==> inputs of 06-02 <==
==> flow/design.v <==
module decimator
               (
                clk,
                enable,
                rstn,
                filter_in,
                filter_out,
                ce_out
                );
  input   clk; 
  input   enable; 
  input   rstn; 
  input   [5:0] filter_in;  
  output  [20:0] filter_out;  
  output  ce_out; 
  reg  [3:0] cur_count;  
  wire phase_1;  
  reg  ce_out_reg;  
  reg  signed [5:0] input_register;  
  wire signed [5:0] section_in1;  
  wire signed [20:0] section_cast1;  
  wire signed [20:0] sum1;  
  reg  signed [20:0] section_out1;  
  wire signed [20:0] add_cast;  
  wire signed [20:0] add_cast_1;  
  wire signed [21:0] add_temp;  
  wire signed [20:0] section_in2;  
  wire signed [20:0] sum2;  
  reg  signed [20:0] section_out2;  
  wire signed [20:0] add_cast_2;  
  wire signed [20:0] add_cast_3;  
  wire signed [21:0] add_temp_1;  
  wire signed [20:0] section_in3;  
  wire signed [20:0] sum3;  
  reg  signed [20:0] section_out3;  
  wire signed [20:0] add_cast_4;  
  wire signed [20:0] add_cast_5;  
  wire signed [21:0] add_temp_2;  
  wire signed [20:0] section_in4;  
  wire signed [20:0] diff1;  
  wire signed [20:0] section_out4;  
  wire signed [20:0] sub_cast;  
  wire signed [20:0] sub_cast_1;  
  wire signed [21:0] sub_temp;  
  reg  signed [20:0] int_delay_pipe [0:1] ;  
  wire signed [20:0] section_in5;  
  wire signed [20:0] diff2;  
  wire signed [20:0] section_out5;  
  wire signed [20:0] sub_cast_2;  
  wire signed [20:0] sub_cast_3;  
  wire signed [21:0] sub_temp_1;  
  reg  signed [20:0] int_delay_pipe_1 [0:1] ;  
  wire signed [20:0] section_in6;  
  wire signed [20:0] diff3;  
  wire signed [20:0] section_out6;  
  wire signed [20:0] sub_cast_4;  
  wire signed [20:0] sub_cast_5;  
  wire signed [21:0] sub_temp_2;  
  reg  signed [20:0] int_delay_pipe_2 [0:1] ;  
  reg  signed [20:0] output_register;  
  always @ (posedge clk or negedge rstn)
    begin: ce_output
      if (rstn == 1'b0) begin
        cur_count <= 4'b0000;
      end
      else begin
        if (enable == 1'b1) begin
          if (cur_count == 4'b1111) begin
            cur_count <= 4'b0000;
          end
          else begin
            cur_count <= cur_count + 1'b1;
          end
        end
      end
    end  
  assign  phase_1 = (cur_count == 4'b0001 && enable == 1'b1)? 1'b1 : 1'b0;
  always @ (posedge clk or negedge rstn)
    begin: ce_output_register
      if (rstn == 1'b0) begin
        ce_out_reg <= 1'b0;
      end
      else begin
          ce_out_reg <= phase_1;
      end
    end  
  always @ (posedge clk or negedge rstn)
    begin: input_reg_process
      if (rstn == 1'b0) begin
        input_register <= 0;
      end
      else begin
        if (enable == 1'b1) begin
          input_register <= filter_in;
        end
      end
    end  
  assign section_in1 = input_register;
  assign section_cast1 = $signed({{15{section_in1[5]}}, section_in1});
  assign add_cast = section_cast1;
  assign add_cast_1 = section_out1;
  assign add_temp = add_cast + add_cast_1;
  assign sum1 = add_temp[20:0];
  always @ (posedge clk or negedge rstn)
    begin: integrator_delay_section1
      if (rstn == 1'b0) begin
        section_out1 <= 0;
      end
      else begin
        if (enable == 1'b1) begin
          section_out1 <= sum1;
        end
      end
    end  
  assign section_in2 = section_out1;
  assign add_cast_2 = section_in2;
  assign add_cast_3 = section_out2;
  assign add_temp_1 = add_cast_2 + add_cast_3;
  assign sum2 = add_temp_1[20:0];
  always @ (posedge clk or negedge rstn)
    begin: integrator_delay_section2
      if (rstn == 1'b0) begin
        section_out2 <= 0;
      end
      else begin
        if (enable == 1'b1) begin
          section_out2 <= sum2;
        end
      end
    end  
  assign section_in3 = section_out2;
  assign add_cast_4 = section_in3;
  assign add_cast_5 = section_out3;
  assign add_temp_2 = add_cast_4 + add_cast_5;
  assign sum3 = add_temp_2[20:0];
  always @ (posedge clk or negedge rstn)
    begin: integrator_delay_section3
      if (rstn == 1'b0) begin
        section_out3 <= 0;
      end
      else begin
        if (enable == 1'b1) begin
          section_out3 <= sum3;
        end
      end
    end  
  assign section_in4 = section_out3;
  assign sub_cast = section_in4;
  assign sub_cast_1 = diff1;
  assign sub_temp = sub_cast - sub_cast_1;
  assign section_out4 = sub_temp[20:0];
  always @ (posedge clk or negedge rstn)
    begin: comb_delay_section4
      if (rstn == 1'b0) begin
        int_delay_pipe[0] <= 21'b000000000000000000000;
        int_delay_pipe[1] <= 21'b000000000000000000000;
      end
      else begin
        if (phase_1 == 1'b1) begin
          int_delay_pipe[1] <= int_delay_pipe[0];
          int_delay_pipe[0] <= section_in4;
        end
      end
    end  
  assign diff1 = int_delay_pipe[1];
  assign section_in5 = section_out4;
  assign sub_cast_2 = section_in5;
  assign sub_cast_3 = diff2;
  assign sub_temp_1 = sub_cast_2 - sub_cast_3;
  assign section_out5 = sub_temp_1[20:0];
  always @ (posedge clk or negedge rstn)
    begin: comb_delay_section5
      if (rstn == 1'b0) begin
        int_delay_pipe_1[0] <= 21'b000000000000000000000;
        int_delay_pipe_1[1] <= 21'b000000000000000000000;
      end
      else begin
        if (phase_1 == 1'b1) begin
          int_delay_pipe_1[1] <= int_delay_pipe_1[0];
          int_delay_pipe_1[0] <= section_in5;
        end
      end
    end  
  assign diff2 = int_delay_pipe_1[1];
  assign section_in6 = section_out5;
  assign sub_cast_4 = section_in6;
  assign sub_cast_5 = diff3;
  assign sub_temp_2 = sub_cast_4 - sub_cast_5;
  assign section_out6 = sub_temp_2[20:0];
  always @ (posedge clk or negedge rstn)
    begin: comb_delay_section6
      if (rstn == 1'b0) begin
        int_delay_pipe_2[0] <= 21'b000000000000000000000;
        int_delay_pipe_2[1] <= 21'b000000000000000000000;
      end
      else begin
        if (phase_1 == 1'b1) begin
          int_delay_pipe_2[1] <= int_delay_pipe_2[0];
          int_delay_pipe_2[0] <= section_in6;
        end
      end
    end  
  assign diff3 = int_delay_pipe_2[1];
  always @ (posedge clk or negedge rstn)
    begin: output_reg_process
      if (rstn == 1'b0) begin
        output_register <= 0;
      end
      else begin
        if (phase_1 == 1'b1) begin
          output_register <= section_out6;
        end
      end
    end  
  assign ce_out = ce_out_reg;
  assign filter_out = output_register;
endmodule   
`timescale 1 ns / 1 ns
module loop_filter
          (
           clk,
           rstn,
           enable,
           filter_in,
           ceout,
           filter_out,
           a2,a3,b1,b2
          );
  input   clk;
  input   rstn;
  input   enable;
  input   signed [15:0] filter_in;   
  output  ceout;
  output  signed [15:0] filter_out;   
  input signed [17:0] a2,a3,b1,b2;
  wire enb_1_16_0;
  wire signed [33:0] b_1_out1;   
  wire signed [33:0] b_2_out1;   
  wire signed [15:0] CastCAS_out1;   
  wire signed [33:0] a_2_out1;   
  wire signed [33:0] a_3_out1;   
  wire signed [15:0] CastStates3_out1;   
  reg signed [15:0] BodyDelay3_out1;   
  wire signed [36:0] BodyLSum2_sub_cast;   
  wire signed [37:0] BodyLSum2_sub_cast_1;   
  wire signed [36:0] BodyLSum2_sub_cast_2;   
  wire signed [37:0] BodyLSum2_sub_cast_3;   
  wire signed [37:0] BodyLSum2_sub_temp;   
  wire signed [36:0] BodyLSum2_out1;   
  wire signed [37:0] BodyRSum2_sub_cast;   
  wire signed [36:0] BodyRSum2_sub_cast_1;   
  wire signed [37:0] BodyRSum2_sub_cast_2;   
  wire signed [37:0] BodyRSum2_sub_temp;   
  wire signed [36:0] BodyRSum2_out1;   
  wire signed [15:0] CastStates2_out1;   
  reg signed [15:0] BodyDelay2_out1;   
  wire signed [36:0] HeadSum1_add_cast;   
  wire signed [37:0] HeadSum1_add_cast_1;   
  wire signed [36:0] HeadSum1_add_cast_2;   
  wire signed [37:0] HeadSum1_add_cast_3;   
  wire signed [37:0] HeadSum1_add_temp;   
  wire signed [36:0] HeadSum1_out1;   
  assign b_1_out1 = b1 * filter_in;
  assign b_2_out1 = b2 * filter_in;
  assign enb_1_16_0 = enable;
  assign a_2_out1 = a2 * CastCAS_out1;
  assign a_3_out1 = a3 * CastCAS_out1;
  assign CastStates3_out1 = {{3{a_3_out1[33]}}, a_3_out1[33:21]};
  always @(posedge clk or negedge rstn)
    begin : BodyDelay3_process
      if (rstn == 1'b0) begin
        BodyDelay3_out1 <= 16'sb0000000000000000;
      end
      else begin
        if (enb_1_16_0) begin
          BodyDelay3_out1 <= CastStates3_out1;
        end
      end
    end
  assign BodyLSum2_sub_cast = {{2{b_2_out1[33]}}, {b_2_out1, 1'b0}};
  assign BodyLSum2_sub_cast_1 = BodyLSum2_sub_cast;
  assign BodyLSum2_sub_cast_2 = {BodyDelay3_out1, 21'b000000000000000000000};
  assign BodyLSum2_sub_cast_3 = BodyLSum2_sub_cast_2;
  assign BodyLSum2_sub_temp = BodyLSum2_sub_cast_1 - BodyLSum2_sub_cast_3;
  assign BodyLSum2_out1 = ((BodyLSum2_sub_temp[37] == 1'b0) && (BodyLSum2_sub_temp[36] != 1'b0) ? 37'sh0FFFFFFFFF :
              ((BodyLSum2_sub_temp[37] == 1'b1) && (BodyLSum2_sub_temp[36] != 1'b1) ? 37'sh1000000000 :
              $signed(BodyLSum2_sub_temp[36:0])));
  assign BodyRSum2_sub_cast = BodyLSum2_out1;
  assign BodyRSum2_sub_cast_1 = a_2_out1;
  assign BodyRSum2_sub_cast_2 = BodyRSum2_sub_cast_1;
  assign BodyRSum2_sub_temp = BodyRSum2_sub_cast - BodyRSum2_sub_cast_2;
  assign BodyRSum2_out1 = ((BodyRSum2_sub_temp[37] == 1'b0) && (BodyRSum2_sub_temp[36] != 1'b0) ? 37'sh0FFFFFFFFF :
              ((BodyRSum2_sub_temp[37] == 1'b1) && (BodyRSum2_sub_temp[36] != 1'b1) ? 37'sh1000000000 :
              $signed(BodyRSum2_sub_temp[36:0])));
  assign CastStates2_out1 = ((BodyRSum2_out1[36] == 1'b0) && (BodyRSum2_out1[35:21] == 15'b111111111111111) ? 16'sb0111111111111111 :
              $signed(BodyRSum2_out1[36:21]));
  always @(posedge clk or negedge rstn)
    begin : BodyDelay2_process
      if (rstn == 1'b0) begin
        BodyDelay2_out1 <= 16'sb0000000000000000;
      end
      else begin
        if (enb_1_16_0) begin
          BodyDelay2_out1 <= CastStates2_out1;
        end
      end
    end
  assign HeadSum1_add_cast = {{2{b_1_out1[33]}}, {b_1_out1, 1'b0}};
  assign HeadSum1_add_cast_1 = HeadSum1_add_cast;
  assign HeadSum1_add_cast_2 = {BodyDelay2_out1, 21'b000000000000000000000};
  assign HeadSum1_add_cast_3 = HeadSum1_add_cast_2;
  assign HeadSum1_add_temp = HeadSum1_add_cast_1 + HeadSum1_add_cast_3;
  assign HeadSum1_out1 = ((HeadSum1_add_temp[37] == 1'b0) && (HeadSum1_add_temp[36] != 1'b0) ? 37'sh0FFFFFFFFF :
              ((HeadSum1_add_temp[37] == 1'b1) && (HeadSum1_add_temp[36] != 1'b1) ? 37'sh1000000000 :
              $signed(HeadSum1_add_temp[36:0])));
  assign CastCAS_out1 = ((HeadSum1_out1[36] == 1'b0) && (HeadSum1_out1[35:31] != 5'b00000) ? 16'sb0111111111111111 :
              ((HeadSum1_out1[36] == 1'b1) && (HeadSum1_out1[35:31] != 5'b11111) ? 16'sb1000000000000000 :
              $signed(HeadSum1_out1[31:16])));
  assign filter_out = CastCAS_out1;
  assign ceout = enable;
endmodule   
module dlf_core (
   input             clk,
   input             rstn,
   input             dlf_en,
   input  [4:0]      tdc_dout,
   input  [17:0]     dlf_a2,
   input  [17:0]     dlf_a3,
   input  [17:0]     dlf_b1,
   input  [17:0]     dlf_b2,
   input  [14:0]     dlf_sdm_nc_in,
   output [15:0]     dlf_out,
   output            dlf_valid
   );
   wire signed [5:0]  dec_in;
   wire signed [20:0] dec_out;
   wire signed [15:0] dec_out_slc;
   wire signed [15:0] dlf_sdm_nc_in_ext;
   wire signed [15:0] dlf_in;
   wire signed [15:0] lf_out;
   wire               dec_ce;
   reg  [15:0]        dlf_out_r;
   reg                dlf_valid_r;
   assign dec_in = tdc_dout - 6'sd16;
   assign dlf_sdm_nc_in_ext = {1'b0,dlf_sdm_nc_in};
   assign dec_out_slc = dec_out[20:5];
   assign dlf_in = dec_out_slc - dlf_sdm_nc_in_ext;
   decimator decimator_1(
			 .clk(clk),
			 .enable(dlf_en),
			 .rstn(rstn),
			 .filter_in(dec_in),
			 .filter_out(dec_out),
			 .ce_out(dec_ce)
			 );
   loop_filter loop_filter_1(
			     .clk(clk),
			     .rstn(rstn),
			     .enable(dec_ce),
			     .filter_in(dlf_in),
			     .ceout(),
			     .filter_out(lf_out),
			     .a2(dlf_a2),
			     .a3(dlf_a3),
			     .b1(dlf_b1),
			     .b2(dlf_b2)
			     );
   always @(posedge clk or negedge rstn) begin
      if (rstn == 1'b0) begin
	 dlf_out_r <= 16'd0;
	 dlf_valid_r <= 1'b0;
      end
      else begin
	 dlf_valid_r <= dec_ce;
	 if (dec_ce)
	   dlf_out_r <= lf_out;
      end
   end
   assign dlf_out = dlf_out_r;
   assign dlf_valid = dlf_valid_r;
endmodule
==> flow/run.sh <==
#!/bin/bash
# the make line also repeats each setting of config.mk as NAME=value (left out here)
make -C /OpenROAD-flow-scripts/flow DESIGN_CONFIG=/design/flow/config.mk WORK_HOME=/design/flow/orfs CLKGATE_MAP_FILE= finish
==> flow/config.mk <==
export PLATFORM = sky130hd
export DESIGN_NAME = dlf_core
export DESIGN_NICKNAME = dlf_core
export VERILOG_FILES = /design/flow/design.v
export SDC_FILE = /design/flow/constraint.sdc
export NUM_CORES = 4
export LEC_CHECK = 0
export ABC_AREA = 0
export CAP_MARGIN = 20
export CELL_PAD_IN_SITES_DETAIL_PLACEMENT = 1
export CELL_PAD_IN_SITES_GLOBAL_PLACEMENT = 2
export CORE_ASPECT_RATIO = 1.46
export CORE_MARGIN = 3
export CORE_UTILIZATION = 40
export CTS_CLUSTER_DIAMETER = 235
export GPL_ROUTABILITY_DRIVEN = 0
export MAX_ROUTING_LAYER = met4
export MIN_ROUTING_LAYER = met1
export PLACE_DENSITY_LB_ADDON = 0.26
export SETUP_SLACK_MARGIN = 3.87
export SLEW_MARGIN = 35
export TNS_END_PERCENT = 25
==> flow/constraint.sdc <==
create_clock -name core_clock -period 15.5 [get_ports {clk}]
set_input_delay 3.1000 -clock core_clock [delete_from_list [all_inputs] [get_ports {clk}]]
set_output_delay 3.1000 -clock core_clock [all_outputs]
set_load 0.01 [all_outputs]
==> inputs of 07-20, as changes to 06-02 <==
ABC_AREA = default   (was 0)
CELL_PAD_IN_SITES_DETAIL_PLACEMENT = default   (was 1)
CELL_PAD_IN_SITES_GLOBAL_PLACEMENT = default   (was 2)
CORE_ASPECT_RATIO = default   (was 1.46)
CORE_MARGIN = 2   (was 3)
CORE_UTILIZATION = 11   (was 40)
CTS_CLUSTER_DIAMETER = default   (was 235)
GPL_ROUTABILITY_DRIVEN = default   (was 0)
MAX_ROUTING_LAYER = default   (was met4)
MIN_ROUTING_LAYER = default   (was met1)
PLACE_DENSITY_LB_ADDON = default   (was 0.26)
SETUP_SLACK_MARGIN = default   (was 3.87)
SLEW_MARGIN = 20   (was 35)
TNS_END_PERCENT = default   (was 25)
==> flow/constraint.sdc (replaced) <==
create_clock -name core_clock -period 37.5 [get_ports {clk}]
set_input_delay 7.5000 -clock core_clock [delete_from_list [all_inputs] [get_ports {clk}]]
set_output_delay 7.5000 -clock core_clock [all_outputs]
set_load 0.01 [all_outputs]
==> results <==
metric                                                    07-20                 06-02
Run status                             timing/DRC/antenna clean       failed layout checks
Reasons for failing layout checks                             -  negative setup slack
Final setup vio count                                         0                    29
Placed Cells                                              13961                  9389
Final design instance area without fill               72300 µm²             73200 µm²
Highest layer used for signal routing                      met5                  met4
Setup slack, reg-to-reg                                16.56 ns              -1.33 ns
Total placed instance area                            71000 µm²             70300 µm²
Slowest library cell on the worst path                  nand2_1                  fa_1
Crit path launch                               dlf_sdm_nc_in[1]      dlf_sdm_nc_in[0]
Met2 routed wirelength                                  85.7 mm                100 mm
Largest stage delay on the critical path                0.81 ns               0.57 ns
Clock Pin Slew Worst Setup and Hold Paths               0.05 ns               0.07 ns
Tap cell count                                             7287                  2001
Measured slew at the worst slew-check pin               1.16 ns               1.01 ns
Initial core utilization                                  11.0%                 40.5%
Proportion of cell area occupied by registers             9.04%                 8.92%
Signal buffers                                              166                   963
Final Cycle Share                                         74.4%                  122%
Wire length per cell after detailed routing             11.9 µm               19.4 µm
Fill cell instance count of the final layout              62980                 17489
Routed vias                                               44101                 47983
Crit path arrival time                                 28.44 ns              19.48 ns
Worst-case clock skew                                 0.0517 ns             0.0350 ns
Initial detailed-routing violation count                   2274                  1982
